--- flow/design.v ---
module divider (
    input div_clk, reset,
    input div,
    input div_signed,
    input [31:0] x, y,
    input use_mod,
    output [31:0] div_result,
    output div_ok
);
    wire [31:0] s;
    wire [31:0] r;
    wire complete;
    wire div0_err;
    assign div_result = use_mod ? r : s;
    assign div_ok = complete || !div;
    srt_divider my_srt(
        .srt_clk(div_clk),
        .reset(reset),
        .div(div),
        .div_signed(div_signed),
        .dividend(x), .divisor(y), .Q(s), .rem(r),
        .complete(complete),
        .div_zero_err(div0_err)
    );
endmodule
module srt_divider (
    input srt_clk,
    input div,
    input reset,
    input div_signed,
    input [31:0] dividend,
    input [31:0] divisor,
    output reg complete,
    output reg div_zero_err,
    output reg [31:0] Q,
    output reg [31:0] rem
);
    reg [1:0] status;
    localparam WAITING   = 2'b00;
    localparam NORMALIZE = 2'b01;
    localparam DIVIDING  = 2'b10;
    localparam FINISHED  = 2'b11;
    reg [32:0] S; 
    reg [32:0] D, mD;
    wire [32:0] SpD  = S + D;
    wire [32:0] SpmD = S + mD;
    reg [5:0] counter, rounds, shifter;
    wire Q_is_neg, S_is_neg, D_is_neg, R_is_neg;
    assign Q_is_neg = div_signed & (dividend[31] ^ divisor[31]);
    assign S_is_neg = div_signed & dividend[31];
    assign D_is_neg = div_signed & divisor[31];
    assign R_is_neg = S_is_neg;
    reg q_sign, rem_sign;
    wire [5:0] s_zero, s_one, d_zero;
    wire [5:0] delta_zero = d_zero - s_zero;
    leading0_detector div_s0(
        .data(S[31:0]),
        .zero_count(s_zero)
    );
    leading0_detector norm_d(
        .data({D[31] | D[32], D[30:0]}),
        .zero_count(d_zero)
    );
    wire [31:0] ulp = {31'd0, S[32]};
    reg [31:0] posQ, negQ;  
    always @(posedge srt_clk) begin
        if(reset | complete) begin
            complete <= 1'b0;
            status <= WAITING;
            S  <= 33'd0;
            D  <= 33'd0;
            mD <= 33'd0;
            q_sign  <= 1'b0;
            rem_sign<= 1'b0;
            counter <= 6'd0;
            rounds  <= 6'd0;
            div_zero_err <= 1'b0;
            posQ <= 32'd0;
            negQ <= 32'd0;
        end else if(div) begin
            case(status)
                WAITING: begin 
                    status <= NORMALIZE;
                    S <= S_is_neg ? {1'b0, -dividend} : {1'b0, dividend};
                    D <= D_is_neg ? {1'b0, -divisor } : {1'b0,  divisor};
                    q_sign   <= Q_is_neg;
                    rem_sign <= R_is_neg;
                    complete <= 1'b0;
                    posQ <= 32'd0;
                    negQ <= 32'd0;
                    counter <= 6'd0;
                    rounds  <= 6'd0;
                    div_zero_err <= 1'b0;
                end
                NORMALIZE: begin
                    if(d_zero == 6'd32) begin: divide_zero_error
                        div_zero_err <= 1'b1;
                        complete <= 1'b1;
                        status <= WAITING;
                    end else if (delta_zero[5]) begin
                        complete <= 1'b1;
                        status <= WAITING;
                        rem <= dividend;
                        Q <= 32'd0;
                    end begin
                        S  <=  S   << s_zero;
                        D  <=  D   << d_zero;
                        mD <= (-D) << d_zero;
                        posQ    <= 32'd0;
                        negQ    <= 32'd0;
                        shifter <= s_zero;
                        counter <= 6'd0;
                        rounds  <= delta_zero;
                        status  <= DIVIDING;
                    end
                end
                DIVIDING: begin
                    if(counter == rounds) begin
                        case(S[32:31])
                            2'b11: begin
                                posQ <= {posQ[30:0], 1'b0};
                                negQ <= {negQ[30:0], 1'b0};
                            end
                            2'b00: begin
                                posQ <= {posQ[30:0], 1'b0};
                                negQ <= {negQ[30:0], 1'b0};
                            end
                            2'b01: begin: q_1_last
                                S    <= SpmD;
                                posQ <= {posQ[30:0], 1'b1};
                                negQ <= {negQ[30:0], 1'b0};
                            end
                            2'b10: begin: q_m1_last
                                S    <= SpD;
                                posQ <= {posQ[30:0], 1'b0};
                                negQ <= {negQ[30:0], 1'b1};
                            end
                        endcase
                        status <= FINISHED;
                    end else begin
                        counter <= counter + 6'd1;
                        case(S[32:31])
                            2'b11: begin
                                S    <= {S[31:0],    1'b0};
                                posQ <= {posQ[30:0], 1'b0};
                                negQ <= {negQ[30:0], 1'b0};
                            end
                            2'b00: begin
                                S    <= {S[31:0],    1'b0};
                                posQ <= {posQ[30:0], 1'b0};
                                negQ <= {negQ[30:0], 1'b0};
                            end
                            2'b01: begin: q_1
                                S    <= {SpmD[31:0], 1'b0};
                                posQ <= {posQ[30:0], 1'b1};
                                negQ <= {negQ[30:0], 1'b0};
                            end
                            2'b10: begin: q_m1
                                S    <= {SpD[31:0] , 1'b0};
                                posQ <= {posQ[30:0], 1'b0};
                                negQ <= {negQ[30
                                :0], 1'b1};
                            end
                        endcase
                    end
                end
                FINISHED: begin
                    complete <= 1'b1;
                    rem <= rem_sign ? -((S[32] ? (S+D) : S) >> (rounds + shifter)) : ((S[32] ? (S+D) : S) >> (rounds + shifter));
                    Q <= q_sign ? (negQ - posQ + ulp) : (posQ - negQ - ulp);
                    S <= {1'b0, dividend};
                    D <= {1'b0, divisor };
                    mD <= 33'd0;
                    status <= WAITING;
                end
            endcase
        end
    end
endmodule
module leading0_detector(
    input [31:0] data,
    output reg [5:0] zero_count
);
    wire [31:0] x;
    assign x = data;
    always @* begin
    case(x[31:16])
        16'd0: begin  
            case(x[15:8]) 
                8'd0: begin  
                    case(x[7:4])
                        4'd0: begin  
                            case(x[3:2])
                            2'b00: begin  
                                if(x[1] == 1'b1) zero_count = 6'd30;
                                else if(x[0] == 1'b1) zero_count = 6'd31;
                                else zero_count = 6'd32;
                            end
                            default: begin  
                                if(x[3] == 1'b1) zero_count = 6'd28;
                                else zero_count = 6'd29;
                            end
                            endcase
                        end
                        default: begin  
                            case(x[7:6])
                            2'b00: begin  
                                if(x[5] == 1'b1) zero_count = 6'd26;
                                else zero_count = 6'd27;
                            end
                            default:begin  
                                if(x[7] == 1'b1) zero_count = 6'd24;
                                else zero_count = 6'd25;
                            end
                            endcase
                        end
                    endcase
                end
                default: begin  
                    case(x[15:12])
                        4'd0: begin  
                            case(x[11:10])
                            2'b00: begin  
                                if(x[9] == 1'b1) zero_count = 6'd22;
                                else zero_count = 6'd23;
                            end
                            default:begin  
                                if(x[11] == 1'b1) zero_count = 6'd20;
                                else zero_count = 6'd21;
                            end
                            endcase
                        end
                        default: begin 
                            case(x[15:14])
                            2'b00: begin  
                                if(x[13] == 1'b1) zero_count = 6'd18;
                                else zero_count = 6'd19;
                            end
                            default:begin  
                                if(x[15] == 1'b1) zero_count = 6'd16;
                                else zero_count = 6'd17;
                            end
                            endcase
                        end
                    endcase
                end
            endcase
        end
        default: begin  
            case(x[31:24])
                8'd0: begin  
                    case(x[23:20])
                        4'd0: begin  
                            case(x[19:18])
                            2'b00: begin  
                                if(x[17] == 1'b1) zero_count = 6'd14;
                                else zero_count = 6'd15;
                            end
                            default: begin  
                                if(x[19] == 1'b1) zero_count = 6'd12;
                                else zero_count = 6'd13;
                            end
                            endcase
                        end
                        default: begin 
                            case(x[23:22])
                            2'b00: begin  
                                if(x[21] == 1'b1) zero_count = 6'd10;
                                else zero_count = 6'd11;
                            end
                            default:begin  
                                if(x[23] == 1'b1) zero_count = 6'd8;
                                else zero_count = 6'd9;
                            end
                            endcase
                        end
                    endcase
                end
                default: begin  
                    case(x[31:28])
                        4'd0: begin 
                            case(x[27:26])
                            2'b00: begin  
                                if(x[25] == 1'b1) zero_count = 6'd6;
                                else zero_count = 6'd7;
                            end
                            default:begin  
                                if(x[27] == 1'b1) zero_count = 6'd4;
                                else zero_count = 6'd5;
                            end
                            endcase
                        end
                        default: begin 
                            case(x[31:30])
                            2'b00: begin  
                                if(x[29] == 1'b1) zero_count = 6'd2;
                                else zero_count = 6'd3;
                            end
                            default:begin  
                                if(x[31] == 1'b1) zero_count = 6'd0;
                                else zero_count = 6'd1;
                            end
                            endcase
                        end
                    endcase
                end
            endcase
        end
    endcase
    end
endmodule
--- flow/run.sh ---
#!/bin/bash
# the make line also repeats each setting of config.mk as NAME=value (left out here)
make -C /OpenROAD-flow-scripts/flow DESIGN_CONFIG=/design/flow/config.mk WORK_HOME=/design/flow/orfs CLKGATE_MAP_FILE= finish
--- flow/config.mk ---
export PLATFORM = sky130hd
export DESIGN_NAME = divider
export DESIGN_NICKNAME = divider
export VERILOG_FILES = /design/flow/design.v
export SDC_FILE = /design/flow/constraint.sdc
export NUM_CORES = 4
export LEC_CHECK = 0
export ABC_AREA = 0
export CAP_MARGIN = 20
export CELL_PAD_IN_SITES_GLOBAL_PLACEMENT = 3
export CORE_ASPECT_RATIO = 0.56
export CORE_MARGIN = 4
export CORE_UTILIZATION = 64
export CTS_CLUSTER_DIAMETER = 58
export GPL_ROUTABILITY_DRIVEN = 0
export PLACE_DENSITY_LB_ADDON = 0.29
export SETUP_SLACK_MARGIN = 1.17
export SLEW_MARGIN = 20
export TNS_END_PERCENT = 70
--- flow/constraint.sdc ---
create_clock -name core_clock -period 4.19 [get_ports {div_clk}]
set_input_delay 0.8380 -clock core_clock [delete_from_list [all_inputs] [get_ports {div_clk}]]
set_output_delay 0.8380 -clock core_clock [all_outputs]
set_load 0.01 [all_outputs]
==> impl_metrics.env, run 1 <==
# yosys + openroad results
export IMPL_outcome="did not finish"
export IMPL_haltStage="global placement without I/O"
export IMPL_first_error="[ERROR FLW-0024] Place density exceeds 1.0 (current PLACE_DENSITY_LB_ADDON =  0.29). Please check if the value of  PLACE_DENSITY_LB_ADDON is between 0 and 0.99."
export IMPL_flop_cell="dfxtp_1"
export IMPL_syn_cell_area_sq_um=30300
export IMPL_core_sq_um=46600
export IMPL_avgSynthCellArea_sq_um=7.36
export IMPL_top_cells_by_area="dfxtp_1 12%, ha_1 7.3%, edfxtp_1 6.9%"
export IMPL_top_logic_kind="AND-OR/OR-AND gates"
export IMPL_synth_nets=4364
export IMPL_syn_inst=4112
export IMPL_fp_dieH_microns=171
export IMPL_synth_flops=252
export IMPL_die_width_microns=299
export IMPL_synth_top_area_share_pct=12.0
export IMPL_synth_simple_area_share_pct=20.8
export IMPL_ys_cells=4112
export IMPL_synth_cell_types=106
export IMPL_async_reset_ff_share_pct=0
export IMPL_num_rows=59
export IMPL_fp_util_pct=65.0
export IMPL_ys_chip_area_sq_um=30300
export IMPL_xor_share_pct=5.64
export IMPL_largest_area_cell="dfxtp_1"
export IMPL_synth_seq_share_pct=19.0
export IMPL_aoi_share_pct=30.8
export IMPL_synth_most_common_cell="nor2_1"
export IMPL_ys_warn_count=2
export IMPL_synth_edff_count=70
export IMPL_common_cells="477 x nor2_1, 393 x nand2_1, 332 x a21oi_1, 227 x o21ai_0, 216 x clkbuf_1"
export IMPL_fa_ha_area_share_pct=7.73
export IMPL_ys_sh_mux_pct=9.89
export IMPL_dieArea_sq_um=51000
==> run 2, diff against run 1 <==
- ABC_AREA: 0 -> not set
- CELL_PAD_IN_SITES_DETAIL_PLACEMENT: not set -> 0
- CELL_PAD_IN_SITES_GLOBAL_PLACEMENT: 3 -> not set
- CORE_ASPECT_RATIO: 0.56 -> not set
- CORE_MARGIN: 4 -> 2
- CORE_UTILIZATION: 64 -> 68
- CTS_CLUSTER_DIAMETER: 58 -> not set
- CTS_CLUSTER_SIZE: not set -> 35
- GPL_ROUTABILITY_DRIVEN: 0 -> 1
- GPL_TIMING_DRIVEN: not set -> 1
- HOLD_SLACK_MARGIN: not set -> 0.29
- PLACE_DENSITY_LB_ADDON: 0.29 -> not set
- SETUP_SLACK_MARGIN: 1.17 -> 0.73
- TNS_END_PERCENT: 70 -> not set
- clock period: 4.19 -> 5.16 ns (I/O delays scaled with it)
==> run 2 against run 1 <==
Against the previous run: the run fails in global routing; synthesized cell count did not move; die area fell by 9.4%; area after synthesis stayed put.
==> impl_metrics.env, run 2 <==
# yosys + openroad results
export IMPL_outcome="did not finish"
export IMPL_haltStage="global routing"
export IMPL_first_error="[ERROR GRT-0232] Routing congestion too high. Check the congestion heatmap in the GUI."
export IMPL_top_cells_by_area="dfxtp_1 12%, ha_1 7.3%, edfxtp_1 6.9%"
export IMPL_clockBufferDepth=3
export IMPL_clock_sinks=252
export IMPL_synth_most_common_cell="nor2_1"
export IMPL_syn_cell_area_sq_um=30300
export IMPL_common_cells="477 x nor2_1, 393 x nand2_1, 332 x a21oi_1, 227 x o21ai_0, 216 x clkbuf_1"
export IMPL_core_sq_um=44100
export IMPL_ys_cells=4112
export IMPL_portBuffers=101
export IMPL_dieArea_sq_um=46200
export IMPL_grtUsageTotal_pct=69.2
export IMPL_synth_flops=252
export IMPL_synth_top_area_share_pct=12.0
export IMPL_grt_overflow=19
export IMPL_ios=102
export IMPL_synth_cell_types=106
export IMPL_fp_util_pct=68.6
export IMPL_synth_nets=4364
export IMPL_async_reset_ff_share_pct=0
export IMPL_avgSynthCellArea_sq_um=7.36
export IMPL_ys_warn_count=2
export IMPL_hold_buffers=0
export IMPL_top_logic_kind="AND-OR/OR-AND gates"
export IMPL_numCtsBuffers=29
export IMPL_fp_dieH_microns=215
export IMPL_die_width_microns=215
export IMPL_largest_area_cell="dfxtp_1"
export IMPL_ys_chip_area_sq_um=30300
export IMPL_gp_congestion=1.20
export IMPL_aoi_share_pct=30.8
export IMPL_syn_inst=4112
export IMPL_synth_simple_area_share_pct=20.8
export IMPL_synth_edff_count=70
export IMPL_cts_root_buf="clkbuf_16"
export IMPL_h_tree_depth=1
export IMPL_synth_seq_share_pct=19.0
export IMPL_dp_hpwl_mm=97.5
export IMPL_xor_share_pct=5.64
export IMPL_ys_sh_mux_pct=9.89
export IMPL_num_rows=77
export IMPL_fa_ha_area_share_pct=7.73
export IMPL_flop_cell="dfxtp_1"
==> run 2: metal layers <==
| layer | global-route usage, % | overflow |
|---|---|---|
| met5 | 26.8 | 1 |
| met3 | 54.1 | 6 |
| met2 | 85.6 | 2 |
| met4 | 61.8 | 10 |
| met1 | 71.6 | 0 |
==> run 2: metrics by stage <==
| stage | util [%] | worst slack (ns) | instance area [sq um] | cells | hold slack (ns) |
|---|---|---|---|---|---|
| 2_1_floorplan | - | -0.151 | 30600 | 4112 | 0.432 |
| 3_3_place_gp | 74.6 | 0.0549 | 32900 | 4729 | 0.457 |
| 3_5_place_dp | 74.6 | 0.0683 | 32900 | 4730 | 0.461 |
| 4_1_cts | 79.0 | 0.414 | 34800 | 4825 | 0.473 |
==> run 2: repair_timing <==
item,in CTS
setup endpoints to repair,113
cloned,5
pin swaps,50
resized,123
buffers inserted,37
==> run 3, diff against run 2 <==
- ABC_AREA: not set -> 1
- CAP_MARGIN: 20 -> 10
- CELL_PAD_IN_SITES_GLOBAL_PLACEMENT: not set -> 2
- CORE_ASPECT_RATIO: not set -> 1.29
- CORE_UTILIZATION: 68 -> 63
- CTS_CLUSTER_DIAMETER: not set -> 83
- CTS_CLUSTER_SIZE: 35 -> not set
- HOLD_SLACK_MARGIN: 0.29 -> 0.17
- PLACE_DENSITY_LB_ADDON: not set -> 0.06
- SETUP_SLACK_MARGIN: 0.73 -> not set
- TNS_END_PERCENT: not set -> 55
- clock period: 5.16 -> 4.48 ns (I/O delays scaled with it)
==> run 3 against run 2 <==
Against the previous run: the flow stops in global placement without I/O; area after synthesis grew 2.2%; synthesized cell count grew 27%; die area grew 10%.
==> impl_metrics.env, run 3 <==
# yosys + openroad results
export IMPL_outcome="did not finish"
export IMPL_haltStage="global placement without I/O"
export IMPL_first_error="[ERROR FLW-0024] Place density exceeds 1.0 (current PLACE_DENSITY_LB_ADDON =  0.06). Please check if the value of  PLACE_DENSITY_LB_ADDON is between 0 and 0.99."
export IMPL_xor_share_pct=2.68
export IMPL_fp_dieH_microns=256
export IMPL_synth_top_area_share_pct=17.8
export IMPL_synth_nets=5490
export IMPL_synth_simple_area_share_pct=36.2
export IMPL_syn_inst=5238
export IMPL_fp_util_pct=63.6
export IMPL_common_cells="1471 x nand2_1, 612 x inv_1, 516 x nand3_1, 433 x a21oi_1, 433 x o21ai_0"
export IMPL_async_reset_ff_share_pct=0
export IMPL_ys_sh_mux_pct=1.52
export IMPL_core_sq_um=48700
export IMPL_top_cells_by_area="nand2_1 18%, dfxtp_1 12%, nand3_1 8.3%"
export IMPL_largest_area_cell="nand2_1"
export IMPL_avgSynthCellArea_sq_um=5.91
export IMPL_die_width_microns=199
export IMPL_synth_cell_types=82
export IMPL_ys_cells=5238
export IMPL_num_rows=92
export IMPL_synth_seq_share_pct=18.6
export IMPL_top_logic_kind="simple AND/OR/NAND/NOR gates"
export IMPL_aoi_share_pct=22.1
export IMPL_ys_chip_area_sq_um=31000
export IMPL_ys_warn_count=2
export IMPL_dieArea_sq_um=51000
export IMPL_synth_edff_count=70
export IMPL_syn_cell_area_sq_um=31000
export IMPL_synth_flops=252
export IMPL_synth_most_common_cell="nand2_1"
export IMPL_fa_ha_area_share_pct=7.56
export IMPL_flop_cell="dfxtp_1"
==> run 4, diff against run 3 <==
- CAP_MARGIN: 10 -> 20
- CELL_PAD_IN_SITES_DETAIL_PLACEMENT: 0 -> not set
- CELL_PAD_IN_SITES_GLOBAL_PLACEMENT: 2 -> not set
- CORE_ASPECT_RATIO: 1.29 -> not set
- CORE_UTILIZATION: 63 -> 72
- CTS_CLUSTER_DIAMETER: 83 -> 387
- CTS_CLUSTER_SIZE: not set -> 97
- GPL_ROUTABILITY_DRIVEN: 1 -> not set
- GPL_TIMING_DRIVEN: 1 -> not set
- HOLD_SLACK_MARGIN: 0.17 -> not set
- PLACE_DENSITY: not set -> 0.42
- PLACE_DENSITY_LB_ADDON: 0.06 -> not set
- SETUP_SLACK_MARGIN: not set -> 0.87
- TNS_END_PERCENT: 55 -> 10
- clock period: 4.48 -> 3.59 ns (I/O delays scaled with it)
==> run 4 against run 3 <==
Against the previous run: the flow stops in global routing; area after synthesis stayed put; synthesized cell count stayed put; die area is 12% lower.
==> impl_metrics.env, run 4 <==
# yosys + openroad results
export IMPL_ys_chip_area_sq_um=31000
export IMPL_top_logic_kind="simple AND/OR/NAND/NOR gates"
export IMPL_core_sq_um=42200
export IMPL_first_error="[ERROR GRT-0116] Global routing finished with congestion. Check the congestion regions in the DRC Viewer."
export IMPL_clock_sinks=252
export IMPL_fp_util_pct=73.3
export IMPL_synth_cell_types=82
export IMPL_fa_ha_area_share_pct=7.56
export IMPL_synth_simple_area_share_pct=36.2
export IMPL_gp_congestion=1.34
export IMPL_clockBufferDepth=3
export IMPL_placedInstanceArea_sq_um=36100
export IMPL_num_rows=75
export IMPL_ys_cells=5238
export IMPL_syn_inst=5238
export IMPL_ys_warn_count=2
export IMPL_synth_flops=252
export IMPL_grt_overflow=279
export IMPL_fp_dieH_microns=211
export IMPL_synth_seq_share_pct=18.6
export IMPL_h_tree_depth=1
export IMPL_dp_slack_ns=-0.670
export IMPL_portBuffers=101
export IMPL_outcome="did not finish"
export IMPL_grtUsageTotal_pct=78.1
export IMPL_largest_area_cell="nand2_1"
export IMPL_haltStage="global routing"
export IMPL_common_cells="1471 x nand2_1, 612 x inv_1, 516 x nand3_1, 433 x a21oi_1, 433 x o21ai_0"
export IMPL_dp_hpwl_mm=106
export IMPL_synth_nets=5490
export IMPL_synth_edff_count=70
export IMPL_numCtsBuffers=6
export IMPL_dieArea_sq_um=44700
export IMPL_syn_cell_area_sq_um=31000
export IMPL_xor_share_pct=2.68
export IMPL_die_width_microns=211
export IMPL_ios=102
export IMPL_avgSynthCellArea_sq_um=5.91
export IMPL_synth_top_area_share_pct=17.8
export IMPL_aoi_share_pct=22.1
export IMPL_cts_root_buf="clkbuf_16"
export IMPL_flop_cell="dfxtp_1"
export IMPL_top_cells_by_area="nand2_1 18%, dfxtp_1 12%, nand3_1 8.3%"
export IMPL_ys_sh_mux_pct=1.52
export IMPL_dp_cells=6200
export IMPL_synth_most_common_cell="nand2_1"
export IMPL_async_reset_ff_share_pct=0
[run 4: per-layer routing]
metal  track usage, %  GRT overflow
met1             79.1            12
met2             94.5           146
met3             62.2            25
met4             75.1            94
met5             38.9             2
[run 4: stage by stage]
step / hold slack, ns / total power, mW
after CTS: 0.495 / 17.3
after detailed placement: 0.468 / 15.2
after global placement: 0.461 / 14.9
after floorplan: 0.450 / 10.7
[run 4: timing repair]
item	4_1_cts
cloned	4
gates resized	372
endpoints found under the setup margin	260
pin swaps	59
hold buffers	0
buffers inserted	94
==> run 5, diff against run 4 <==
- ABC_AREA: 1 -> not set
- CAP_MARGIN: 20 -> 30
- CELL_PAD_IN_SITES_DETAIL_PLACEMENT: not set -> 1
- CELL_PAD_IN_SITES_GLOBAL_PLACEMENT: not set -> 1
- CORE_MARGIN: 2 -> 10
- CORE_UTILIZATION: 72 -> 40
- CTS_CLUSTER_DIAMETER: 387 -> 233
- CTS_CLUSTER_SIZE: 97 -> not set
- GPL_ROUTABILITY_DRIVEN: not set -> 0
- GPL_TIMING_DRIVEN: not set -> 0
- MAX_ROUTING_LAYER: not set -> met4
- PLACE_DENSITY: 0.42 -> not set
- PLACE_DENSITY_LB_ADDON: not set -> 0.27
- SETUP_SLACK_MARGIN: 0.87 -> 1.86
- SLEW_MARGIN: 20 -> 40
- TNS_END_PERCENT: 10 -> not set
- clock period: 3.59 -> 8.0 ns (I/O delays scaled with it)
==> run 5 against run 4 <==
Against the previous run: the run now finishes clean; die area is 95% higher; synthesized cell count is 21% lower; area after synthesis shrank 2.2%.
==> impl_metrics.env, run 5 <==
# source this file to load flow results
export IMPL_outcome="no timing/DRC/antenna violations"
export IMPL_fmax_mhz=165
export IMPL_fp_util_pct=40.5
export IMPL_grt_max_degree=16
export IMPL_num_rows=100
export IMPL_slew_violations=0
export IMPL_worst_setup_path_start_kind="flop"
export IMPL_maxSlewHeadroom_pct=36.9
export IMPL_numCtsBuffers=29
export IMPL_path_delay_family="AND-OR/OR-AND gates"
export IMPL_drc_errors=0
export IMPL_slowest_delay_ns=0.83
export IMPL_cp_num_buf_inv=1
export IMPL_comb_power_mw=4.18
export IMPL_async_reset_ff_share_pct=0
export IMPL_ys_sh_mux_pct=9.89
export IMPL_n_fill_cell=9440
export IMPL_dp_hpwl_mm=121
export IMPL_ios=102
export IMPL_synth_cell_types=106
export IMPL_xor_share_pct=5.64
export IMPL_dp_slack_ns=0.665
export IMPL_grt_pass1_wl_mm=225
export IMPL_routed_wl_mm=153
export IMPL_synth_simple_area_share_pct=20.8
export IMPL_portBuffers=99
export IMPL_crit_chain="ha_1 > nand2_1 > o21ai_1 > a22oi_2 > nand3b_1 > xor2_1 > o21ai_0 > o21ai_0 > mux2i_1 > o22ai_1 > a2bb2oi_1 > ha_1 > nand4_1 > buf_4 > o21ai_0 > xnor2_1 > a21oi_1"
export IMPL_finClkSkew_ns=0.0183
export IMPL_finalInstanceArea_sq_um=34000
export IMPL_worst_hold_slack_ns=0.472
export IMPL_hold_viol_final=0
export IMPL_r2r_start="my_srt.S[14]$_SDFFE_PP0P_"
export IMPL_ys_chip_area_sq_um=30300
export IMPL_final_util_pct=45.5
export IMPL_setup_ws_ns=1.92
export IMPL_fa_ha_area_share_pct=7.73
export IMPL_r2r_cells=17
export IMPL_swShare_pct=50.6
export IMPL_maxPowerGroup="combinational logic"
export IMPL_h_tree_depth=1
export IMPL_ir_drop_uv=160
export IMPL_avgSynthCellArea_sq_um=7.36
export IMPL_maxCapViolations=0
export IMPL_clockBufferDepth=3
export IMPL_grt_pass1_vias=35000
export IMPL_power_frac_comb_pct=57.4
export IMPL_crit_path_end_kind="flop"
export IMPL_crit_cells=17
export IMPL_warnings=32
export IMPL_grtUsageTotal_pct=34.4
export IMPL_switchingPower_mw=3.69
export IMPL_fin_tns_setup_ns=0
export IMPL_die_width_microns=295
export IMPL_rsz0062_at_grt="true"
export IMPL_intPower_mw=3.60
export IMPL_top_cells_by_area="dfxtp_1 12%, ha_1 7.3%, edfxtp_1 6.9%"
export IMPL_critPathMaxFanout=10
export IMPL_synth_nets=4364
export IMPL_hold_end="my_srt.mD[15]$_SDFFE_PP0P_"
export IMPL_top_logic_kind="AND-OR/OR-AND gates"
export IMPL_worstPathArrival_ns=6.41
export IMPL_powerDensity_nw_per_um2=215
export IMPL_clk_latency_ns=0.61
export IMPL_fp_dieH_microns=295
export IMPL_aoi_share_pct=30.8
export IMPL_num_vias=35900
export IMPL_area_growth_pct=12.1
export IMPL_cp_common_cell="o21ai_0"
export IMPL_largest_area_cell="dfxtp_1"
export IMPL_worst_pin_slew_ns=0.946
export IMPL_critPathCapture="my_srt.rem[12]$_DFFE_PP_"
export IMPL_clock_power_share_pct=21.0
export IMPL_period_minus_slack_ns=6.08
export IMPL_dr_pass1_iters=7
export IMPL_hold_buffers=0
export IMPL_p_seq_share_pct=21.6
export IMPL_min_from="my_srt.mD[15]$_SDFFE_PP0P_"
export IMPL_crit_type="reg2reg"
export IMPL_synth_edff_count=70
export IMPL_ys_cells=4112
export IMPL_powerSeq_mw=1.57
export IMPL_flop_cell="dfxtp_1"
export IMPL_drt_iter0_drc=4622
export IMPL_placedInstanceArea_sq_um=32600
export IMPL_tritoncts="yes"
export IMPL_drtAntennaViolNets=0
export IMPL_dieArea_sq_um=87100
export IMPL_syn_inst=4112
export IMPL_viasPerCell=6.85
export IMPL_reg2reg_to="my_srt.rem[12]$_DFFE_PP_"
export IMPL_finalCritPeriodShare_pct=76.0
export IMPL_nNetsFinal=4504
export IMPL_finalSetupViolCount=0
export IMPL_cts_root_buf="clkbuf_16"
export IMPL_clk_pin_slew_ns=0.07
export IMPL_wl_per_cell_microns=29.1
export IMPL_syn_cell_area_sq_um=30300
export IMPL_synth_flops=252
export IMPL_cp_required_ns=8.33
export IMPL_synth_top_area_share_pct=12.0
export IMPL_grt_overflow=0
export IMPL_antenna_found_initial=6
export IMPL_p_clk_mw=1.53
export IMPL_synth_seq_share_pct=19.0
export IMPL_p_leak_nw=13.0
export IMPL_whs_path_depth=2
export IMPL_common_cells="477 x nor2_1, 393 x nand2_1, 332 x a21oi_1, 227 x o21ai_0, 216 x clkbuf_1"
export IMPL_ys_warn_count=2
export IMPL_rrSetupSlack_ns=1.92
export IMPL_slowest_stage="dfxtp_1"
export IMPL_synth_most_common_cell="nor2_1"
export IMPL_clock_sinks=252
export IMPL_critPathLaunch="my_srt.S[14]$_SDFFE_PP0P_"
export IMPL_hold_class="reg2reg"
export IMPL_core_sq_um=74700
[run 5: timing repair]
item,4_1_cts,5_1_grt
buffers inserted,2,1
pin swaps,2,1
gates resized,21,59
cloned,0,0
setup endpoints to repair,73,80
[run 5: through the flow]
stage | std cells | power [mW]
2_1_floorplan | 4112 | 4.08
3_3_place_gp | 5180 | 5.41
3_5_place_dp | 5187 | 5.47
4_1_cts | 5243 | 7.02
5_1_grt | 5249 | 7.50
6_report | 5250 | 7.29
[run 5: layout make-up]
cell class / count / area [sq um] / share of cell area, %
Multi-Input combinational cell: 3380 / 22900 / 67.5
Sequential cell: 252 / 5760 / 17.0
Tap cell: 969 / 1210 / 3.57
Buffer: 291 / 1200 / 3.54
Timing Repair Buffer: 109 / 1080 / 3.18
Clock buffer: 34 / 764 / 2.25
Inverter: 189 / 709 / 2.09
Clock inverter: 20 / 295 / 0.869
Antenna cell: 6 / 15.0 / 0.0442
[run 5: metal layers]
layer	up-vias	global-route usage [%]	part of all wire [%]
met5	-	-	0
met4	0	17.6	6.2
met3	584	8.15	11
met2	2171	51.6	43
met1	17500	42.7	40
li1	15700	-	-
==> run 6, diff against run 5 <==
- CAP_MARGIN: 30 -> 0
- CELL_PAD_IN_SITES_GLOBAL_PLACEMENT: 1 -> 3
- CORE_ASPECT_RATIO: not set -> 1.25
- CORE_UTILIZATION: 40 -> 68
- CTS_CLUSTER_DIAMETER: 233 -> 66
- CTS_CLUSTER_SIZE: not set -> 54
- HOLD_SLACK_MARGIN: not set -> 0.29
- MAX_ROUTING_LAYER: met4 -> not set
- PLACE_DENSITY_LB_ADDON: 0.27 -> 0.3
- SETUP_SLACK_MARGIN: 1.86 -> 0.04
- SLEW_MARGIN: 40 -> 10
- TNS_END_PERCENT: not set -> 45
- clock period: 8.0 -> 3.7 ns (I/O delays scaled with it)
==> run 6 against run 5 <==
Against the previous run: area after synthesis did not move; the flow now stops in global placement without I/O; die area is 39% lower; synthesized cell count is the same.
==> impl_metrics.env, run 6 <==
# yosys + openroad results
export IMPL_outcome="did not finish"
export IMPL_haltStage="global placement without I/O"
export IMPL_first_error="[ERROR FLW-0024] Place density exceeds 1.0 (current PLACE_DENSITY_LB_ADDON =  0.3). Please check if the value of  PLACE_DENSITY_LB_ADDON is between 0 and 0.99."
export IMPL_aoi_share_pct=30.8
export IMPL_synth_simple_area_share_pct=20.8
export IMPL_syn_cell_area_sq_um=30300
export IMPL_ys_warn_count=2
export IMPL_xor_share_pct=5.64
export IMPL_dieArea_sq_um=53400
export IMPL_die_width_microns=209
export IMPL_ys_chip_area_sq_um=30300
export IMPL_fa_ha_area_share_pct=7.73
export IMPL_async_reset_ff_share_pct=0
export IMPL_synth_seq_share_pct=19.0
export IMPL_avgSynthCellArea_sq_um=7.36
export IMPL_synth_nets=4364
export IMPL_synth_edff_count=70
export IMPL_core_sq_um=44100
export IMPL_ys_cells=4112
export IMPL_synth_flops=252
export IMPL_flop_cell="dfxtp_1"
export IMPL_fp_dieH_microns=256
export IMPL_synth_cell_types=106
export IMPL_ys_sh_mux_pct=9.89
export IMPL_top_cells_by_area="dfxtp_1 12%, ha_1 7.3%, edfxtp_1 6.9%"
export IMPL_common_cells="477 x nor2_1, 393 x nand2_1, 332 x a21oi_1, 227 x o21ai_0, 216 x clkbuf_1"
export IMPL_largest_area_cell="dfxtp_1"
export IMPL_top_logic_kind="AND-OR/OR-AND gates"
export IMPL_synth_top_area_share_pct=12.0
export IMPL_syn_inst=4112
export IMPL_fp_util_pct=68.6
export IMPL_num_rows=86
export IMPL_synth_most_common_cell="nor2_1"
==> run 7, diff against run 6 <==
- CAP_MARGIN: 0 -> 20
- CELL_PAD_IN_SITES_DETAIL_PLACEMENT: 1 -> 0
- CELL_PAD_IN_SITES_GLOBAL_PLACEMENT: 3 -> not set
- CORE_ASPECT_RATIO: 1.25 -> not set
- CORE_MARGIN: 10 -> 2
- CORE_UTILIZATION: 68 -> 70
- CTS_CLUSTER_DIAMETER: 66 -> not set
- CTS_CLUSTER_SIZE: 54 -> 35
- GPL_ROUTABILITY_DRIVEN: 0 -> 1
- GPL_TIMING_DRIVEN: 0 -> 1
- PLACE_DENSITY_LB_ADDON: 0.3 -> not set
- SETUP_SLACK_MARGIN: 0.04 -> not set
- SLEW_MARGIN: 10 -> 20
- TNS_END_PERCENT: 45 -> not set
- clock period: 3.7 -> 4.47 ns (I/O delays scaled with it)
==> run 7 against run 6 <==
Against the previous run: the run fails in global routing; area after synthesis stayed put; die area is 16% lower; synthesized cell count stayed put.
==> impl_metrics.env, run 7 <==
# yosys + openroad results
export IMPL_ios=102
export IMPL_top_logic_kind="AND-OR/OR-AND gates"
export IMPL_aoi_share_pct=30.8
export IMPL_ys_cells=4112
export IMPL_grt_overflow=62
export IMPL_synth_nets=4364
export IMPL_dp_slack_ns=-0.510
export IMPL_dieArea_sq_um=44900
export IMPL_syn_cell_area_sq_um=30300
export IMPL_outcome="did not finish"
export IMPL_synth_simple_area_share_pct=20.8
export IMPL_grtUsageTotal_pct=76.4
export IMPL_cts_root_buf="clkbuf_16"
export IMPL_portBuffers=101
export IMPL_num_rows=76
export IMPL_fa_ha_area_share_pct=7.73
export IMPL_gp_congestion=1.36
export IMPL_synth_most_common_cell="nor2_1"
export IMPL_async_reset_ff_share_pct=0
export IMPL_xor_share_pct=5.64
export IMPL_synth_flops=252
export IMPL_common_cells="477 x nor2_1, 393 x nand2_1, 332 x a21oi_1, 227 x o21ai_0, 216 x clkbuf_1"
export IMPL_top_cells_by_area="dfxtp_1 12%, ha_1 7.3%, edfxtp_1 6.9%"
export IMPL_avgSynthCellArea_sq_um=7.36
export IMPL_synth_cell_types=106
export IMPL_die_width_microns=212
export IMPL_largest_area_cell="dfxtp_1"
export IMPL_fp_util_pct=70.6
export IMPL_numCtsBuffers=29
export IMPL_clock_sinks=252
export IMPL_core_sq_um=42900
export IMPL_dp_hpwl_mm=104
export IMPL_fp_dieH_microns=212
export IMPL_clockBufferDepth=3
export IMPL_synth_edff_count=70
export IMPL_haltStage="global routing"
export IMPL_ys_chip_area_sq_um=30300
export IMPL_syn_inst=4112
export IMPL_flop_cell="dfxtp_1"
export IMPL_ys_sh_mux_pct=9.89
export IMPL_first_error="[ERROR GRT-0116] Global routing finished with congestion. Check the congestion regions in the DRC Viewer."
export IMPL_synth_seq_share_pct=19.0
export IMPL_synth_top_area_share_pct=12.0
export IMPL_h_tree_depth=1
export IMPL_ys_warn_count=2
[run 7: stage by stage]
stage	instances	TNS (ns)	power (mW)	utilization (%)	cell area, sq um
CTS	5224	-7.23	13.4	88.5	37900
detailed placement	5127	-31.07	10.5	83.8	35900
global placement	5127	-15.95	10.2	83.8	35900
floorplan	4112	-53.82	7.43	-	30600
[run 7: per-layer routing]
layer / overflow / global-route usage [%]
met5: 0 / 38.7
met4: 29 / 71.3
met3: 9 / 64.1
met2: 24 / 91.2
met1: 0 / 77.2
[run 7: timing repair]
action                                 4_1_cts
hold buffers                                 0
endpoints found under the hold margin        0
gates cloned                                 1
setup endpoints to repair                  123
pin swaps                                  101
setup buffers                               43
resized                                    148
==> run 8, diff against run 7 <==
- CELL_PAD_IN_SITES_DETAIL_PLACEMENT: 0 -> not set
- CORE_UTILIZATION: 70 -> 64
- CTS_CLUSTER_DIAMETER: not set -> 29
- CTS_CLUSTER_SIZE: 35 -> not set
- GPL_ROUTABILITY_DRIVEN: 1 -> not set
- GPL_TIMING_DRIVEN: 1 -> not set
- HOLD_SLACK_MARGIN: 0.29 -> not set
- MAX_ROUTING_LAYER: not set -> met4
- SETUP_SLACK_MARGIN: not set -> 1.52
- clock period: 4.47 -> 5.68 ns (I/O delays scaled with it)
==> run 8 against run 7 <==
Against the previous run: the flow again stops in global routing; area after synthesis is the same; die area increased by 9.2%; synthesized cell count unchanged.
==> impl_metrics.env, run 8 <==
# yosys + openroad results
export IMPL_outcome="did not finish"
export IMPL_haltStage="global routing"
export IMPL_first_error="[ERROR GRT-0116] Global routing finished with congestion. Check the congestion regions in the DRC Viewer."
export IMPL_dieArea_sq_um=49100
export IMPL_syn_cell_area_sq_um=30300
export IMPL_common_cells="477 x nor2_1, 393 x nand2_1, 332 x a21oi_1, 227 x o21ai_0, 216 x clkbuf_1"
export IMPL_core_sq_um=46700
export IMPL_xor_share_pct=5.64
export IMPL_ios=102
export IMPL_num_rows=79
export IMPL_synth_simple_area_share_pct=20.8
export IMPL_grtUsageTotal_pct=73.5
export IMPL_synth_seq_share_pct=19.0
export IMPL_synth_edff_count=70
export IMPL_clock_sinks=252
export IMPL_h_tree_depth=3
export IMPL_ys_cells=4112
export IMPL_aoi_share_pct=30.8
export IMPL_fp_util_pct=64.9
export IMPL_fp_dieH_microns=222
export IMPL_clockBufferDepth=3
export IMPL_synth_cell_types=106
export IMPL_flop_cell="dfxtp_1"
export IMPL_ys_sh_mux_pct=9.89
export IMPL_synth_most_common_cell="nor2_1"
export IMPL_cts_root_buf="clkbuf_16"
export IMPL_largest_area_cell="dfxtp_1"
export IMPL_ys_warn_count=2
export IMPL_dp_hpwl_mm=106
export IMPL_placedInstanceArea_sq_um=32600
export IMPL_synth_top_area_share_pct=12.0
export IMPL_grt_overflow=98
export IMPL_synth_flops=252
export IMPL_hold_buffers=0
export IMPL_numCtsBuffers=72
export IMPL_dp_slack_ns=0.339
export IMPL_syn_inst=4112
export IMPL_die_width_microns=222
export IMPL_avgSynthCellArea_sq_um=7.36
export IMPL_async_reset_ff_share_pct=0
export IMPL_synth_nets=4364
export IMPL_gp_congestion=1.17
export IMPL_top_cells_by_area="dfxtp_1 12%, ha_1 7.3%, edfxtp_1 6.9%"
export IMPL_ys_chip_area_sq_um=30300
export IMPL_top_logic_kind="AND-OR/OR-AND gates"
export IMPL_portBuffers=101
export IMPL_fa_ha_area_share_pct=7.73
## run 8: what timing repair did
item | in CTS
gates cloned | 8
setup buffers | 93
setup endpoints to repair | 174
gates resized | 334
pin swaps | 112
## run 8: routing by layer
| layer | GRT overflow | GRT usage (%) |
|---|---|---|
| met3 | 3 | 53.5 |
| met4 | 47 | 70.1 |
| met2 | 48 | 89.9 |
| met1 | 0 | 73.9 |
| met5 | - | - |
## run 8: per-stage QoR
stage / power (mW) / util, % / cells
CTS: 12.5 / 80.5 / 4912
detailed placement: 7.76 / 69.9 / 4680
global placement: 7.70 / 69.9 / 4680
floorplan: 5.93 / - / 4112
==> run 9, diff against run 8 <==
- CORE_UTILIZATION: 64 -> 40
- CTS_CLUSTER_DIAMETER: 29 -> not set
- MAX_ROUTING_LAYER: met4 -> not set
- SETUP_SLACK_MARGIN: 1.52 -> not set
- clock period: 5.68 -> 5.32 ns (I/O delays scaled with it)
==> run 9 against run 8 <==
Against the previous run: now clean on timing, DRC and antenna; die area rose by 59%; area after synthesis unchanged; synthesized cell count unchanged.
==> impl_metrics.env, run 9 <==
# source this file to load flow results
export IMPL_outcome="no timing/DRC/antenna violations"
export IMPL_worstPathArrival_ns=5.41
export IMPL_portBuffers=101
export IMPL_synth_edff_count=70
export IMPL_syn_cell_area_sq_um=30300
export IMPL_tritoncts="yes"
export IMPL_path_delay_family="AND-OR/OR-AND gates"
export IMPL_slowest_stage="fa_2"
export IMPL_avgSynthCellArea_sq_um=7.36
export IMPL_period_minus_slack_ns=5.11
export IMPL_ys_chip_area_sq_um=30300
export IMPL_top_logic_kind="AND-OR/OR-AND gates"
export IMPL_xor_share_pct=5.64
export IMPL_power_frac_comb_pct=59.4
export IMPL_cp_common_cell="buf_4"
export IMPL_flop_cell="dfxtp_1"
export IMPL_h_tree_depth=1
export IMPL_dr_pass1_iters=8
export IMPL_maxPowerGroup="combinational logic"
export IMPL_antenna_found_initial=6
export IMPL_synth_simple_area_share_pct=20.8
export IMPL_cp_num_buf_inv=3
export IMPL_num_vias=34100
export IMPL_finalSetupViolCount=0
export IMPL_reg2reg_to="my_srt.rem[26]$_DFFE_PP_"
export IMPL_grt_max_degree=75
export IMPL_clockBufferDepth=3
export IMPL_area_growth_pct=14.8
export IMPL_critPathLaunch="my_srt.D[0]$_SDFFE_PP0P_"
export IMPL_grt_pass1_vias=31800
export IMPL_largest_area_cell="dfxtp_1"
export IMPL_crit_cells=20
export IMPL_min_from="my_srt.mD[9]$_SDFFE_PP0P_"
export IMPL_grtUsageTotal_pct=34.7
export IMPL_dp_slack_ns=0.107
export IMPL_final_util_pct=46.5
export IMPL_whs_path_depth=2
export IMPL_synth_top_area_share_pct=12.0
export IMPL_grt_overflow=0
export IMPL_crit_type="reg2reg"
export IMPL_maxCapViolations=0
export IMPL_num_rows=100
export IMPL_r2r_start="my_srt.D[0]$_SDFFE_PP0P_"
export IMPL_worst_setup_path_start_kind="flop"
export IMPL_ys_sh_mux_pct=9.89
export IMPL_total_power_mw=10.9
export IMPL_swShare_pct=48.7
export IMPL_intPower_mw=5.60
export IMPL_fa_ha_area_share_pct=7.73
export IMPL_fp_dieH_microns=279
export IMPL_rrSetupSlack_ns=0.21
export IMPL_p_leak_nw=13.7
export IMPL_crit_chain="ha_1 > fa_2 > a211oi_2 > buf_4 > o211ai_2 > nand4_2 > a31o_2 > a211oi_1 > a32oi_1 > buf_4 > a21oi_1 > o21ai_0 > o22ai_1 > a2bb2oi_1 > ha_1 > nand4_1 > buf_4 > o41ai_2 > xor2_1 > a21oi_1"
export IMPL_routed_wl_mm=140
export IMPL_hold_class="reg2reg"
export IMPL_die_width_microns=279
export IMPL_async_reset_ff_share_pct=0
export IMPL_grt_pass1_wl_mm=206
export IMPL_critPathMaxFanout=11
export IMPL_drtAntennaViolNets=0
export IMPL_crit_path_end_kind="flop"
export IMPL_slew_violations=0
export IMPL_finalCritPeriodShare_pct=96.0
export IMPL_numCtsBuffers=30
export IMPL_clock_sinks=252
export IMPL_fin_tns_setup_ns=0
export IMPL_hold_end="my_srt.mD[9]$_SDFFE_PP0P_"
export IMPL_synth_most_common_cell="nor2_1"
export IMPL_ys_cells=4112
export IMPL_worst_pin_slew_ns=0.877
export IMPL_setup_ws_ns=0.211
export IMPL_cts_root_buf="clkbuf_16"
export IMPL_nNetsFinal=4459
export IMPL_fp_util_pct=40.5
export IMPL_ios=102
export IMPL_synth_seq_share_pct=19.0
export IMPL_common_cells="477 x nor2_1, 393 x nand2_1, 332 x a21oi_1, 227 x o21ai_0, 216 x clkbuf_1"
export IMPL_drc_errors=0
export IMPL_cp_required_ns=5.63
export IMPL_n_fill_cell=7535
export IMPL_comb_power_mw=6.49
export IMPL_viasPerCell=6.56
export IMPL_wl_per_cell_microns=26.9
export IMPL_synth_flops=252
export IMPL_warnings=31
export IMPL_ir_drop_uv=248
export IMPL_maxSlewHeadroom_pct=41.5
export IMPL_hold_buffers=0
export IMPL_dp_hpwl_mm=110
export IMPL_top_cells_by_area="dfxtp_1 12%, ha_1 7.3%, edfxtp_1 6.9%"
export IMPL_r2r_cells=20
export IMPL_p_seq_share_pct=20.1
export IMPL_powerSeq_mw=2.20
export IMPL_dieArea_sq_um=77900
export IMPL_gp_congestion=1.06
export IMPL_fmax_mhz=196
export IMPL_hold_viol_final=0
export IMPL_finClkSkew_ns=0.0236
export IMPL_clk_pin_slew_ns=0.07
export IMPL_syn_inst=4112
export IMPL_powerDensity_nw_per_um2=314
export IMPL_core_sq_um=74700
export IMPL_clock_power_share_pct=20.5
export IMPL_synth_nets=4364
export IMPL_synth_cell_types=106
export IMPL_drt_iter0_drc=4464
export IMPL_clk_latency_ns=0.60
export IMPL_ys_warn_count=2
export IMPL_switchingPower_mw=5.32
export IMPL_p_clk_mw=2.23
export IMPL_slowest_delay_ns=0.39
export IMPL_aoi_share_pct=30.8
export IMPL_critPathCapture="my_srt.rem[26]$_DFFE_PP_"
-- run 9: area by class of cell --
class	instances	area, sq um	area share, %
well taps	969	1210	3.49
inverters	189	716	2.06
repair buffers	354	2970	8.55
clock inverters	21	236	0.680
clock buffers	35	811	2.33
flip-flops and latches	252	5750	16.5
multi-input cells	3380	23100	66.3
diodes	1	2.50	0.00720
-- run 9: repair_timing --
item,4_1_cts,5_1_grt
setup endpoints to repair,0,90
gates resized,0,19
setup buffers,0,2
-- run 9: metal layers --
layer	vias to the layer above	GRT usage [%]	share of wire, %
met5	-	0	0.028
met4	6	22.0	7.7
met3	434	6.74	9.6
met2	1940	53.0	43
met1	16200	44.7	40
li1	15600	-	-
-- run 9: per-stage QoR --
step / hold WS, ns / area (sq um) / instances
after floorplan: 0.432 / 30500 / 4112
after global placement: 0.452 / 33600 / 5142
after detailed placement: 0.455 / 33600 / 5142
after CTS: 0.463 / 34700 / 5198
after global routing: 0.488 / 34800 / 5200
final: 0.464 / 34800 / 5201
==> run 10, diff against run 9 <==
- CELL_PAD_IN_SITES_DETAIL_PLACEMENT: not set -> 2
- CORE_UTILIZATION: 40 -> 36
- CTS_CLUSTER_DIAMETER: not set -> 40
- GPL_ROUTABILITY_DRIVEN: not set -> 0
- GPL_TIMING_DRIVEN: not set -> 0
- MAX_ROUTING_LAYER: not set -> met4
- MIN_ROUTING_LAYER: not set -> met2
- PLACE_DENSITY: not set -> 0.68
- SETUP_SLACK_MARGIN: not set -> -0.46
- SLEW_MARGIN: 20 -> 5
- TNS_END_PERCENT: not set -> 5
- clock period: 5.32 -> 7.72 ns (I/O delays scaled with it)
==> run 10 against run 9 <==
Against the previous run: the flow now stops in global routing; area after synthesis is the same; die area grew 11%; synthesized cell count is the same.
==> impl_metrics.env, run 10 <==
# yosys + openroad results
export IMPL_outcome="did not finish"
export IMPL_haltStage="global routing"
export IMPL_first_error="[ERROR GRT-0116] Global routing finished with congestion. Check the congestion regions in the DRC Viewer."
export IMPL_synth_flops=252
export IMPL_clockBufferDepth=3
export IMPL_synth_cell_types=106
export IMPL_grtUsageTotal_pct=113
export IMPL_top_cells_by_area="dfxtp_1 12%, ha_1 7.3%, edfxtp_1 6.9%"
export IMPL_fp_util_pct=36.3
export IMPL_syn_inst=4112
export IMPL_ys_cells=4112
export IMPL_aoi_share_pct=30.8
export IMPL_async_reset_ff_share_pct=0
export IMPL_postCtsSetupBuffers=0
export IMPL_common_cells="477 x nor2_1, 393 x nand2_1, 332 x a21oi_1, 227 x o21ai_0, 216 x clkbuf_1"
export IMPL_h_tree_depth=2
export IMPL_synth_nets=4364
export IMPL_grt_overflow=8786
export IMPL_synth_seq_share_pct=19.0
export IMPL_synth_top_area_share_pct=12.0
export IMPL_portBuffers=99
export IMPL_placedInstanceArea_sq_um=32700
export IMPL_dieArea_sq_um=86500
export IMPL_cts_root_buf="clkbuf_16"
export IMPL_avgSynthCellArea_sq_um=7.36
export IMPL_core_sq_um=83400
export IMPL_numCtsBuffers=54
export IMPL_top_logic_kind="AND-OR/OR-AND gates"
export IMPL_ys_warn_count=2
export IMPL_xor_share_pct=5.64
export IMPL_clock_sinks=252
export IMPL_syn_cell_area_sq_um=30300
export IMPL_num_rows=106
export IMPL_ios=102
export IMPL_flop_cell="dfxtp_1"
export IMPL_synth_simple_area_share_pct=20.8
export IMPL_dp_hpwl_mm=199
export IMPL_fp_dieH_microns=294
export IMPL_ys_sh_mux_pct=9.89
export IMPL_fa_ha_area_share_pct=7.73
export IMPL_synth_most_common_cell="nor2_1"
export IMPL_die_width_microns=294
export IMPL_ys_chip_area_sq_um=30300
export IMPL_dp_cells=5297
export IMPL_synth_edff_count=70
export IMPL_largest_area_cell="dfxtp_1"
[run 10: repair_timing]
action	4_1_cts
hold buffers	0
setup endpoints to repair	46
resized	3
[run 10: per-stage QoR]
stage | hold slack (ns) | setup WS (ns) | setup TNS (ns) | util (%) | power (mW)
floorplan | 0.432 | 0.730 | 0 | - | 4.22
detailed placement | 0.510 | -0.624 | -19.52 | 39.2 | 6.49
CTS | 0.572 | -0.355 | -7.20 | 41.6 | 9.41
global placement | 0.460 | -2.12 | -135.07 | 39.1 | 5.48
[run 10: routing by layer]
layer	global-route usage, %	overflow
met5	-	-
met4	94.9	902
met3	126	4509
met2	111	3375
met1	-	-
==> run 11, diff against run 10 <==
- CAP_MARGIN: 20 -> 0
- CELL_PAD_IN_SITES_DETAIL_PLACEMENT: 2 -> 1
- CELL_PAD_IN_SITES_GLOBAL_PLACEMENT: not set -> 2
- CORE_ASPECT_RATIO: not set -> 1.96
- CORE_MARGIN: 2 -> 10
- CORE_UTILIZATION: 36 -> 39
- CTS_CLUSTER_DIAMETER: 40 -> 66
- CTS_CLUSTER_SIZE: not set -> 54
- HOLD_SLACK_MARGIN: not set -> 0.29
- MAX_ROUTING_LAYER: met4 -> not set
- MIN_ROUTING_LAYER: met2 -> not set
- PLACE_DENSITY: 0.68 -> not set
- PLACE_DENSITY_LB_ADDON: not set -> 0.3
- SETUP_SLACK_MARGIN: -0.46 -> 0.04
- SLEW_MARGIN: 5 -> 10
- TNS_END_PERCENT: 5 -> 45
- clock period: 7.72 -> 3.7 ns (I/O delays scaled with it)
==> run 11 against run 10 <==
Against the previous run: the run again fails in global routing; synthesized cell count stayed put; die area is 3.9% higher; area after synthesis stayed put.
==> impl_metrics.env, run 11 <==
# yosys + openroad results
export IMPL_synth_most_common_cell="nor2_1"
export IMPL_first_error="[ERROR GRT-0116] Global routing finished with congestion. Check the congestion regions in the DRC Viewer."
export IMPL_h_tree_depth=1
export IMPL_ys_warn_count=2
export IMPL_placedInstanceArea_sq_um=33000
export IMPL_num_rows=143
export IMPL_ys_chip_area_sq_um=30300
export IMPL_syn_inst=4112
export IMPL_clock_sinks=252
export IMPL_top_cells_by_area="dfxtp_1 12%, ha_1 7.3%, edfxtp_1 6.9%"
export IMPL_avgSynthCellArea_sq_um=7.36
export IMPL_synth_cell_types=106
export IMPL_fa_ha_area_share_pct=7.73
export IMPL_core_sq_um=77300
export IMPL_async_reset_ff_share_pct=0
export IMPL_synth_seq_share_pct=19.0
export IMPL_synth_top_area_share_pct=12.0
export IMPL_clockBufferDepth=3
export IMPL_aoi_share_pct=30.8
export IMPL_largest_area_cell="dfxtp_1"
export IMPL_flop_cell="dfxtp_1"
export IMPL_dp_cells=5236
export IMPL_dieArea_sq_um=89800
export IMPL_top_logic_kind="AND-OR/OR-AND gates"
export IMPL_haltStage="global routing"
export IMPL_fp_util_pct=39.2
export IMPL_synth_flops=252
export IMPL_numCtsBuffers=23
export IMPL_common_cells="477 x nor2_1, 393 x nand2_1, 332 x a21oi_1, 227 x o21ai_0, 216 x clkbuf_1"
export IMPL_die_width_microns=219
export IMPL_grt_overflow=812
export IMPL_synth_nets=4364
export IMPL_grtUsageTotal_pct=62.8
export IMPL_ios=102
export IMPL_cts_root_buf="clkbuf_16"
export IMPL_syn_cell_area_sq_um=30300
export IMPL_dp_hpwl_mm=164
export IMPL_hold_buffers=0
export IMPL_outcome="did not finish"
export IMPL_ys_cells=4112
export IMPL_xor_share_pct=5.64
export IMPL_synth_edff_count=70
export IMPL_ys_sh_mux_pct=9.89
export IMPL_fp_dieH_microns=410
export IMPL_portBuffers=99
export IMPL_synth_simple_area_share_pct=20.8
==> run 11: routing by layer <==
layer	GRT overflow	global-route usage (%)
met1	2	59.3
met2	558	83.2
met3	5	44.4
met4	244	66.3
met5	3	17.4
==> run 11: stage by stage <==
step	hold slack [ns]	worst slack, ns
CTS	0.470	-1.49
detailed placement	0.455	-3.29
floorplan	0.432	-1.61
global placement	0.451	-4.14
==> run 11: what timing repair did <==
item	4_1_cts
setup buffers	233
resized	920
endpoints found under the setup margin	241
pin swaps	243
gates cloned	7
==> run 12, diff against run 11 <==
- CAP_MARGIN: 0 -> 5
- CELL_PAD_IN_SITES_DETAIL_PLACEMENT: 1 -> not set
- CELL_PAD_IN_SITES_GLOBAL_PLACEMENT: 2 -> not set
- CORE_ASPECT_RATIO: 1.96 -> not set
- CORE_MARGIN: 10 -> 2
- CORE_UTILIZATION: 39 -> 72
- CTS_CLUSTER_DIAMETER: 66 -> 362
- CTS_CLUSTER_SIZE: 54 -> 99
- GPL_ROUTABILITY_DRIVEN: 0 -> not set
- GPL_TIMING_DRIVEN: 0 -> not set
- HOLD_SLACK_MARGIN: 0.29 -> not set
- PLACE_DENSITY_LB_ADDON: 0.3 -> not set
- SETUP_SLACK_MARGIN: 0.04 -> not set
- SLEW_MARGIN: 10 -> 20
- TNS_END_PERCENT: 45 -> 5
- clock period: 3.7 -> 4.56 ns (I/O delays scaled with it)
==> run 12 against run 11 <==
Against the previous run: the run again fails in global routing; area after synthesis did not move; die area fell by 51%; synthesized cell count did not move.
==> impl_metrics.env, run 12 <==
# yosys + openroad results
export IMPL_outcome="did not finish"
export IMPL_haltStage="global routing"
export IMPL_first_error="[ERROR GRT-0232] Routing congestion too high. Check the congestion heatmap in the GUI."
export IMPL_dp_hpwl_mm=99.7
export IMPL_ys_cells=4112
export IMPL_num_rows=75
export IMPL_syn_cell_area_sq_um=30300
export IMPL_top_logic_kind="AND-OR/OR-AND gates"
export IMPL_dp_cells=4999
export IMPL_placedInstanceArea_sq_um=35300
export IMPL_fp_util_pct=72.5
export IMPL_h_tree_depth=1
export IMPL_core_sq_um=41800
export IMPL_die_width_microns=209
export IMPL_ys_sh_mux_pct=9.89
export IMPL_aoi_share_pct=30.8
export IMPL_synth_seq_share_pct=19.0
export IMPL_async_reset_ff_share_pct=0
export IMPL_portBuffers=101
export IMPL_common_cells="477 x nor2_1, 393 x nand2_1, 332 x a21oi_1, 227 x o21ai_0, 216 x clkbuf_1"
export IMPL_hold_buffers=0
export IMPL_synth_simple_area_share_pct=20.8
export IMPL_synth_edff_count=70
export IMPL_xor_share_pct=5.64
export IMPL_grtUsageTotal_pct=77.7
export IMPL_clock_sinks=252
export IMPL_synth_flops=252
export IMPL_avgSynthCellArea_sq_um=7.36
export IMPL_syn_inst=4112
export IMPL_synth_nets=4364
export IMPL_numCtsBuffers=6
export IMPL_synth_top_area_share_pct=12.0
export IMPL_flop_cell="dfxtp_1"
export IMPL_fp_dieH_microns=209
export IMPL_synth_cell_types=106
export IMPL_ios=102
export IMPL_largest_area_cell="dfxtp_1"
export IMPL_top_cells_by_area="dfxtp_1 12%, ha_1 7.3%, edfxtp_1 6.9%"
export IMPL_ys_warn_count=2
export IMPL_synth_most_common_cell="nor2_1"
export IMPL_clockBufferDepth=3
export IMPL_fa_ha_area_share_pct=7.73
export IMPL_grt_overflow=28
export IMPL_ys_chip_area_sq_um=30300
export IMPL_gp_congestion=1.24
export IMPL_cts_root_buf="clkbuf_16"
export IMPL_dieArea_sq_um=43700
## run 12: through the flow
step                      utilization (%)  worst slack, ns
after floorplan                         -           -0.751
after global placement               84.5           -0.525
after detailed placement             84.5           -0.636
after CTS                            87.0           -0.172
## run 12: repair_timing
item	in CTS
endpoints found under the hold margin	0
setup buffers	24
gates cloned	2
setup endpoints to repair	95
gates resized	136
pin swaps	40
## run 12: metal layers
metal	GRT overflow	track usage, %
met3	0	64.5
met1	2	80.9
met5	0	44.5
met2	8	90.9
met4	18	70.3
==> run 13, diff against run 12 <==
- CAP_MARGIN: 5 -> 20
- CELL_PAD_IN_SITES_DETAIL_PLACEMENT: not set -> 2
- CELL_PAD_IN_SITES_GLOBAL_PLACEMENT: not set -> 1
- CORE_UTILIZATION: 72 -> 54
- CTS_CLUSTER_DIAMETER: 362 -> not set
- GPL_ROUTABILITY_DRIVEN: not set -> 1
- MAX_ROUTING_LAYER: not set -> met5
- PLACE_DENSITY: not set -> 0.81
- SETUP_SLACK_MARGIN: not set -> 0.84
- TNS_END_PERCENT: 5 -> not set
- clock period: 4.56 -> 3.95 ns (I/O delays scaled with it)
==> run 13 against run 12 <==
Against the previous run: the run fails in detailed placement; die area up 33%; area after synthesis unchanged; synthesized cell count unchanged.
==> impl_metrics.env, run 13 <==
# yosys + openroad results
export IMPL_largest_area_cell="dfxtp_1"
export IMPL_top_logic_kind="AND-OR/OR-AND gates"
export IMPL_dieArea_sq_um=58000
export IMPL_portBuffers=101
export IMPL_num_rows=86
export IMPL_async_reset_ff_share_pct=0
export IMPL_common_cells="477 x nor2_1, 393 x nand2_1, 332 x a21oi_1, 227 x o21ai_0, 216 x clkbuf_1"
export IMPL_fa_ha_area_share_pct=7.73
export IMPL_ys_cells=4112
export IMPL_outcome="did not finish"
export IMPL_die_width_microns=241
export IMPL_synth_most_common_cell="nor2_1"
export IMPL_synth_flops=252
export IMPL_first_error="[ERROR DPL-0033] detailed placement checks failed during check placement."
export IMPL_core_sq_um=55300
export IMPL_top_cells_by_area="dfxtp_1 12%, ha_1 7.3%, edfxtp_1 6.9%"
export IMPL_syn_inst=4112
export IMPL_synth_simple_area_share_pct=20.8
export IMPL_aoi_share_pct=30.8
export IMPL_fp_util_pct=54.8
export IMPL_synth_seq_share_pct=19.0
export IMPL_synth_top_area_share_pct=12.0
export IMPL_synth_cell_types=106
export IMPL_synth_nets=4364
export IMPL_flop_cell="dfxtp_1"
export IMPL_synth_edff_count=70
export IMPL_gp_congestion=1.17
export IMPL_ys_chip_area_sq_um=30300
export IMPL_ios=102
export IMPL_xor_share_pct=5.64
export IMPL_ys_sh_mux_pct=9.89
export IMPL_avgSynthCellArea_sq_um=7.36
export IMPL_ys_warn_count=2
export IMPL_syn_cell_area_sq_um=30300
export IMPL_haltStage="detailed placement"
export IMPL_fp_dieH_microns=241
==> run 13: stage by stage <==
| stage | power, mW | hold WS [ns] | cells | TNS (ns) | worst slack, ns |
|---|---|---|---|---|---|
| 3_3_place_gp | 12.8 | 0.463 | 5520 | -80.62 | -0.934 |
| 2_1_floorplan | 8.66 | 0.432 | 4112 | -94.03 | -1.35 |
Power and IR drop assume default switching activity.
